==> flow/design.v <==
`timescale 1ns / 1ps
module multiplier(    Rs, Rm, result  );
parameter N = 32; 
output wire[N-1:0] result;
input wire[N-1:0] Rs;
input wire[N-1:0] Rm;
assign result = Rm*Rs;
endmodule
`timescale 1ns / 1ps
module reg_sync(in_address_1,in_address_2,in_address_3,
						out_data_1,out_data_2,out_data_3,
						write_address_1, write_address_2,
						write_data_1, write_data_2,
						write_enable_1, write_enable_2,
						read_enable_1, read_enable_2, read_enable_3,
						rst, clk );
parameter N = 32;			  
reg [N-1:0] R [15:0];	 
input [3:0]in_address_1;
input [3:0]in_address_2;
input [3:0]in_address_3;
output reg [N-1:0]out_data_1;
output reg [N-1:0]out_data_2;
output reg [N-1:0]out_data_3;
input [3:0] write_address_1;
input[N-1:0] write_data_1;
input [3:0] write_address_2;
input[N-1:0] write_data_2;
input clk;
input rst;
input write_enable_1;
input write_enable_2;
input read_enable_1;
input read_enable_2;
input read_enable_3;
integer i;
always@(posedge clk) begin
	if (rst) begin
		for (i = 0; i < 16; i = i + 1)
			R[i] <= 0;
		out_data_1 <= 0;
		out_data_2 <= 0;
		out_data_3 <= 0;
	end else begin
		if (read_enable_1 == 1)
		out_data_1 <= R[in_address_1];
		if (read_enable_2 == 1)
		out_data_2 <= R[in_address_2];
		if (read_enable_3 == 1)
		out_data_3 <= R[in_address_3];
		if (write_enable_1 == 1) R[write_address_1] <= write_data_1;
		if (write_enable_2 == 1) R[write_address_2] <= write_data_2;
	end
end
endmodule 
`timescale 1ns / 1ps
module main_sync(clk, rst, ld_we, ld_addr, ld_data, start, a_addr, b_addr, c_addr,
		count, ready, done, result, rd_addr, rd_data);
parameter N = 32;
input clk;
input rst;
input ld_we;
input [3:0] ld_addr;
input [N-1:0] ld_data;
input start;
input [3:0] a_addr;
input [3:0] b_addr;
input [3:0] c_addr;
input [3:0] count;
output ready;
output reg done;
output [N-1:0] result;
input [3:0] rd_addr;
output [N-1:0] rd_data;
localparam IDLE = 2'd0, FIRST = 2'd1, MUL = 2'd2, WB = 2'd3;
reg [1:0] state;
reg [3:0] cnt;
reg [3:0] dst;
reg [N-1:0] reg_C;
wire [N-1:0] reg_A;
wire [N-1:0] reg_B;
wire [N-1:0] product;
wire go = (state == IDLE) && start;
reg_sync register(.in_address_1(a_addr), .in_address_2(b_addr), .in_address_3(rd_addr),
		.out_data_1(reg_A), .out_data_2(reg_B), .out_data_3(rd_data),
		.write_address_1(ld_addr), .write_address_2(dst),
		.write_data_1(ld_data), .write_data_2(reg_C),
		.write_enable_1(ld_we && (state == IDLE) && !start), .write_enable_2(state == WB),
		.read_enable_1(go), .read_enable_2(go), .read_enable_3(1'b1),
		.rst(rst), .clk(clk));
multiplier mult(.Rm(reg_A), .Rs((state == FIRST) ? reg_B : reg_C), .result(product));
assign ready = (state == IDLE);
assign result = reg_C;
always @(posedge clk) begin
	if (rst) begin
		state <= IDLE;
		cnt <= 0;
		dst <= 0;
		reg_C <= 0;
		done <= 0;
	end else begin
		done <= 0;
		case (state)
		IDLE: if (start) begin
			cnt <= count;
			dst <= c_addr;
			state <= FIRST;
		end
		FIRST: begin
			if (cnt == 0) begin
				reg_C <= reg_B;
				state <= WB;
			end else begin
				reg_C <= product;
				cnt <= cnt - 1;
				state <= (cnt == 1) ? WB : MUL;
			end
		end
		MUL: begin
			reg_C <= product;
			cnt <= cnt - 1;
			if (cnt == 1) state <= WB;
		end
		WB: begin
			state <= IDLE;
			done <= 1;
		end
		endcase
	end
end
endmodule
Settings: LEC_CHECK=0, CAP_MARGIN=5, CELL_PAD_IN_SITES_DETAIL_PLACEMENT=0, CORE_MARGIN=2, CORE_UTILIZATION=72, CTS_CLUSTER_DIAMETER=294, HOLD_SLACK_MARGIN=-0.09, PLACE_DENSITY=0.67, SETUP_SLACK_MARGIN=0.8, SLEW_MARGIN=35, TNS_END_PERCENT=90; clock period 6.17 ns.
run.sh (not shown) runs the stock make flow with config.mk's settings and CLKGATE_MAP_FILE=.
The starting point finished with setup timing left.
Rerun with:
Settings changed: CAP_MARGIN 5 to 20, CELL_PAD_IN_SITES_DETAIL_PLACEMENT 0 to not set, CORE_UTILIZATION 72 to 66, CTS_CLUSTER_DIAMETER 294 to not set, HOLD_SLACK_MARGIN -0.09 to not set, PLACE_DENSITY 0.67 to not set, SETUP_SLACK_MARGIN 0.8 to 1.87, SLEW_MARGIN 35 to 20, TNS_END_PERCENT 90 to not set.
Clock period 6.17 ns to 7.33 ns, I/O delays scaled along.
Result: The new run produced a layout that fails on setup timing. Critical path depth falls by 1. Die area rises by 9.0%. Setup slack improves by 1.0 ns. Final area falls by 1.3%. Power falls by 18%. Utilization falls by 7.7 points. First-iteration DRC count falls by 23%. Hold slack degrades by 0.0059 ns. Combinational power falls by 19%. Clock skew rises by 0.016 ns.
Rerun with:
Settings changed: CORE_UTILIZATION 66 to 72, CTS_CLUSTER_SIZE set to 27, PLACE_DENSITY_LB_ADDON set to 0.26, SETUP_SLACK_MARGIN 1.87 to 1.35.
Clock period 7.33 ns to 4.92 ns, I/O delays scaled along.
After rerunning: The changed run reached the layout checks and failed them: setup timing. Count of clock-buffer cells in the layout came out lower by 4. Sequential power came out higher by well over a third. Power came out higher by well over a third. Via count came out higher by roughly a tenth. Clock skew came out lower by 0.015 ns.
Rerun with:
Settings changed: ABC_AREA set to 1, CTS_CLUSTER_DIAMETER set to 338, CTS_CLUSTER_SIZE 27 to 10, PLACE_DENSITY set to 0.43, PLACE_DENSITY_LB_ADDON 0.26 to not set, SETUP_SLACK_MARGIN 1.35 to 0.6.
Clock period 4.92 ns to 10.3 ns, I/O delays scaled along.
The changed run ran to the end with no violations.
Via count climbs by about 30%.
Total power drops by about 40%.
Clock-buffer cell count climbs by 40.
Final area drops by about 5%.
Die area climbs by about 3%.
Worst setup slack gets better by 3.6 ns.

---

## old
RTL: the design.v shown in full above, as it stands there.
export LEC_CHECK = 0
export CAP_MARGIN = 20
export CORE_MARGIN = 2
export CORE_UTILIZATION = 40
export SLEW_MARGIN = 20
create_clock -name core_clock -period 8.56 [get_ports {clk}]
## Diff of input files: new against old
- an added SETUP_SLACK_MARGIN of -0.38
- an added CTS_CLUSTER_SIZE of 23
- a change of CORE_UTILIZATION from 40 to 72
- an added PLACE_DENSITY_LB_ADDON of 0.26
- a change of the clock period (ns, I/O delays scaled along) from 8.56 to 4.91
### Flow results
In new the implementation ran to completion but is not tape-out ready, as the final checks report negative setup slack.
Comparing new against old, there is no change at all in synthesized-area fraction occupied by adder cells.
Delta (new minus old): post-route clock period utilization now larger, global-route total usage across every layer went up, worst setup slack has decreased.
Switching part of the total, old and new, higher one = new.
Row via count of the first global-routing pass: new higher / old lower
Compared with old, new is the more power-hungry design.
Worst hold-check slack: old vs new, no meaningful difference

---

// main_sync: RTL as listed in full above, without the edits since
==> flow/config.mk <==
export PLATFORM = sky130hd
export DESIGN_NAME = main_sync
export DESIGN_NICKNAME = main_sync
export VERILOG_FILES = /design/flow/design.v
export SDC_FILE = /design/flow/constraint.sdc
export NUM_CORES = 4
export LEC_CHECK = 0
export CAP_MARGIN = 20
export CORE_MARGIN = 2
export CORE_UTILIZATION = 72
export CTS_CLUSTER_SIZE = 35
export PLACE_DENSITY_LB_ADDON = 0.26
export SLEW_MARGIN = 20
==> flow/constraint.sdc <==
create_clock -name core_clock -period 4.92 [get_ports {clk}]
set_input_delay 0.9840 -clock core_clock [delete_from_list [all_inputs] [get_ports {clk}]]
set_output_delay 0.9840 -clock core_clock [all_outputs]
set_load 0.01 [all_outputs]
The first run completed and failed the layout checks on negative setup slack.
Edit:
CORE_UTILIZATION = 61   (was 72)
CTS_CLUSTER_SIZE = default   (was 35)
PLACE_DENSITY_LB_ADDON = default   (was 0.26)
SETUP_SLACK_MARGIN = 0.23   (was default)
clock period = 5.98 ns   (was 4.92 ns; I/O delays follow)
=> The changed run finished but failed the layout checks on negative setup slack; fmax is lower by about 0.33%; sequential power is lower by about 18%; setup slack gains 1.0 ns; core utilization is lower by 12 points.
Edit:
CORE_UTILIZATION = 72   (was 61)
PLACE_DENSITY_LB_ADDON = 0.26   (was default)
SETUP_SLACK_MARGIN = default   (was 0.23)
clock period = 7.3 ns   (was 5.98 ns; I/O delays follow)
Effect: The changed run ran to the end with violations: negative setup slack; total power went down by 21%; area after synthesis stays the same; wire length is higher by about 4%; maximum frequency increases by 0.90%; hold slack hardly moves.
Edit:
CTS_CLUSTER_SIZE = 40   (was default)
PLACE_DENSITY_LB_ADDON = 0.25   (was 0.26)
SETUP_SLACK_MARGIN = 1.43   (was default)
TNS_END_PERCENT = 5   (was default)
clock period = 4.87 ns   (was 7.3 ns; I/O delays follow)
Result: The changed run produced a layout that fails on negative setup slack. Clock skew is about the same. Via count climbs by 3.8%. Synthesized cell count is unchanged.

---

Starts from the design.v that is shown in full above.
clock: 5.3 ns
lec_check: 0
cap_margin: 20
cell_pad_in_sites_detail_placement: 0
core_margin: 2
core_utilization: 72
cts_cluster_diameter: 294
setup_slack_margin: 0.95
slew_margin: 35
tns_end_percent: 90
The baseline completed and failed the layout checks on setup timing.
Rerun with:
- CELL_PAD_IN_SITES_DETAIL_PLACEMENT: 0 -> default
- CORE_UTILIZATION: 72 -> 40
- CTS_CLUSTER_DIAMETER: 294 -> default
- GPL_ROUTABILITY_DRIVEN: default -> 0
- HOLD_SLACK_MARGIN: default -> 0.15
- SETUP_SLACK_MARGIN: 0.95 -> default
- SLEW_MARGIN: 35 -> 20
- TNS_END_PERCENT: 90 -> default
- clock period: 5.3 -> 5.97 ns (I/O delays scaled with it)
What happened: The changed run finished with setup timing left. Worst setup slack gets better by 0.90 ns. Combinational power drops by about a fifth. Via count shrinks by about a fifth. Synthesized area is unchanged. Synthesized cell count does not change. Power is lower by roughly a tenth. Count of clock-buffer cells in the layout climbs by 12. Global-route usage shrinks by 30 points. Sequential share of layout area drops by 0.19 points. Die area increases by well over a third. Wire length decreases by about a fifth.
Rerun with:
- CTS_CLUSTER_DIAMETER: default -> 271
- GPL_ROUTABILITY_DRIVEN: 0 -> default
- HOLD_SLACK_MARGIN: 0.15 -> default
- SETUP_SLACK_MARGIN: default -> -0.27
- clock period: 5.97 -> 10.0 ns (I/O delays scaled with it)
Effect: Now the flow passed the timing, design-rule and antenna checks. Global-route usage went up by 0.24 points. Core utilization went down by 2.6 points. Clock skew went down by 0.017 ns. Via count went down by 1.7%.

---

RTL: the design.v shown in full above, as it stands there.
Settings: LEC_CHECK=0, CAP_MARGIN=40, CORE_MARGIN=2, CORE_UTILIZATION=72, CTS_CLUSTER_DIAMETER=109, CTS_CLUSTER_SIZE=15, HOLD_SLACK_MARGIN=0.29, PLACE_DENSITY_LB_ADDON=0.17, SETUP_SLACK_MARGIN=1.71, SLEW_MARGIN=20, TNS_END_PERCENT=5; clock period 5.98 ns.
The first run finished with negative setup slack left.
Next try:
Settings changed: CAP_MARGIN 40 to 20, CTS_CLUSTER_DIAMETER 109 to default, CTS_CLUSTER_SIZE 15 to 40, HOLD_SLACK_MARGIN 0.29 to 0.28, PLACE_DENSITY_LB_ADDON 0.17 to 0.0, SETUP_SLACK_MARGIN 1.71 to 1.43.
Clock period 5.98 ns to 4.87 ns, I/O delays scaled along.
Outcome: The changed run completed, yet does not pass: negative setup slack; count of clock-buffer cells in the layout increases by 4; die area is unchanged; non-clock buffer count increases by 16.
Next try:
Settings changed: CTS_CLUSTER_DIAMETER from default to 82, CTS_CLUSTER_SIZE 40 to 14, HOLD_SLACK_MARGIN 0.28 to default, PLACE_DENSITY_LB_ADDON 0.0 to 0.26, SETUP_SLACK_MARGIN 1.43 to 0.87, TNS_END_PERCENT 5 to default.
Clock period 4.87 ns to 7.3 ns, I/O delays scaled along.
The changed run ran to the end with violations: negative setup slack.
Via count is about the same.
Clock skew increases by 0.0080 ns.
Total power decreases by well over a third.
Die size does not change.
Hold slack loses 0.018 ns.
Setup slack gains 2.3 ns.
Final area decreases by a few percent.
Next try:
Settings changed: CORE_ASPECT_RATIO from default to 0.55, CORE_UTILIZATION 72 to 71, CTS_CLUSTER_DIAMETER 82 to 28, CTS_CLUSTER_SIZE 14 to default, PLACE_DENSITY_LB_ADDON 0.26 to default, SETUP_SLACK_MARGIN 0.87 to 1.87.
Clock period 7.3 ns to 7.33 ns, I/O delays scaled along.
What happened: The new run completed and failed the layout checks on negative setup slack. Via count is higher by 4.3%. Worst setup slack loses 0.19 ns. Final area increases by 4.3%. Global-route usage goes up by 3.7 points. Worst hold slack gains 0.016 ns. Clock-buffer cell count rises by 22. Utilization went up by 2.8 points. Wire length grows by 9.1%. Clock skew goes down by 0.0053 ns.

---

// main_sync: RTL as listed in full above, without the edits since
clock: 12.8 ns
lec_check: 0
cap_margin: 20
core_margin: 2
core_utilization: 27
slew_margin: 20
Then changed:
--- a/flow/config.mk
+++ b/flow/config.mk
@@ -8,4 +8,5 @@
 export CAP_MARGIN = 20
 export CORE_MARGIN = 2
-export CORE_UTILIZATION = 27
+export CORE_UTILIZATION = 70
+export CTS_CLUSTER_SIZE = 40
 export SLEW_MARGIN = 20
==> flow/constraint.sdc (replaced) <==
create_clock -name core_clock -period 7.22 [get_ports {clk}]
set_input_delay 1.4440 -clock core_clock [delete_from_list [all_inputs] [get_ports {clk}]]
set_output_delay 1.4440 -clock core_clock [all_outputs]
set_load 0.01 [all_outputs]
=> This time the run ran to the end with violations: setup timing. Combinational power grows by 110%. Final cell count shrinks by 20%. Worst setup slack is worse by 4300 ps. Routed wire length grows by 3.5%. Synthesized area does not change. Global-route usage grows by 30 points. Clock power grows by 69%. Via count grows by 11%. Register-to-register slack is worse by 4300 ps. Power grows by 80%. Critical path depth shrinks by 2.
Then changed:
--- a/flow/config.mk
+++ b/flow/config.mk
@@ -6,7 +6,8 @@
 export NUM_CORES = 4
 export LEC_CHECK = 0
-export CAP_MARGIN = 20
+export CAP_MARGIN = 15
 export CORE_MARGIN = 2
-export CORE_UTILIZATION = 70
-export CTS_CLUSTER_SIZE = 40
+export CORE_UTILIZATION = 71
+export CTS_CLUSTER_DIAMETER = 31
+export SETUP_SLACK_MARGIN = 1.87
 export SLEW_MARGIN = 20
==> flow/constraint.sdc (replaced) <==
create_clock -name core_clock -period 7.33 [get_ports {clk}]
set_input_delay 1.4660 -clock core_clock [delete_from_list [all_inputs] [get_ports {clk}]]
set_output_delay 1.4660 -clock core_clock [all_outputs]
set_load 0.01 [all_outputs]
Outcome: The changed run finished but failed the layout checks on setup timing. Synthesized area does not change. Hold slack improved by 34 ps. Design area rose by 2.6%.

---

Starts from the design.v that is shown in full above.
clock: 4.83 ns
lec_check: 0
cap_margin: 20
cell_pad_in_sites_detail_placement: 0
core_margin: 2
core_utilization: 70
cts_cluster_diameter: 294
cts_cluster_size: 14
place_density_lb_addon: 0.09
setup_slack_margin: 1.4
slew_margin: 35
tns_end_percent: 5
The first run finished with setup timing left.
Rerun with:
CTS_CLUSTER_SIZE = unset   (was 14)
SETUP_SLACK_MARGIN = 0.95   (was 1.4)
TNS_END_PERCENT = 90   (was 5)
clock period = 6.61 ns   (was 4.83 ns; I/O delays follow)
The changed run completed, yet does not pass: setup timing.
Via count hardly moves.
Utilization came out higher by 0.19 points.
Global-route usage increases by 0.44 points.
Clock-buffer cell count went up by 8.
Non-clock buffer count came out lower by 55.
Final area stays flat.
Rerun with:
CORE_UTILIZATION = 72   (was 70)
PLACE_DENSITY = 0.67   (was unset)
PLACE_DENSITY_LB_ADDON = unset   (was 0.09)
SETUP_SLACK_MARGIN = -0.39   (was 0.95)
clock period = 5.18 ns   (was 6.61 ns; I/O delays follow)
What happened: The changed run ran to the end with violations: setup timing. Cell area rose slightly. Wire length rose by roughly a tenth. Global-route usage rose by 6.2 points. Via count rose by a few percent. Clock power rose by a quarter to a third. Critical path depth fell by 4. Synthesized cell count stays the same.
Power figures rest on the tool's default switching activity, not on a simulated workload.
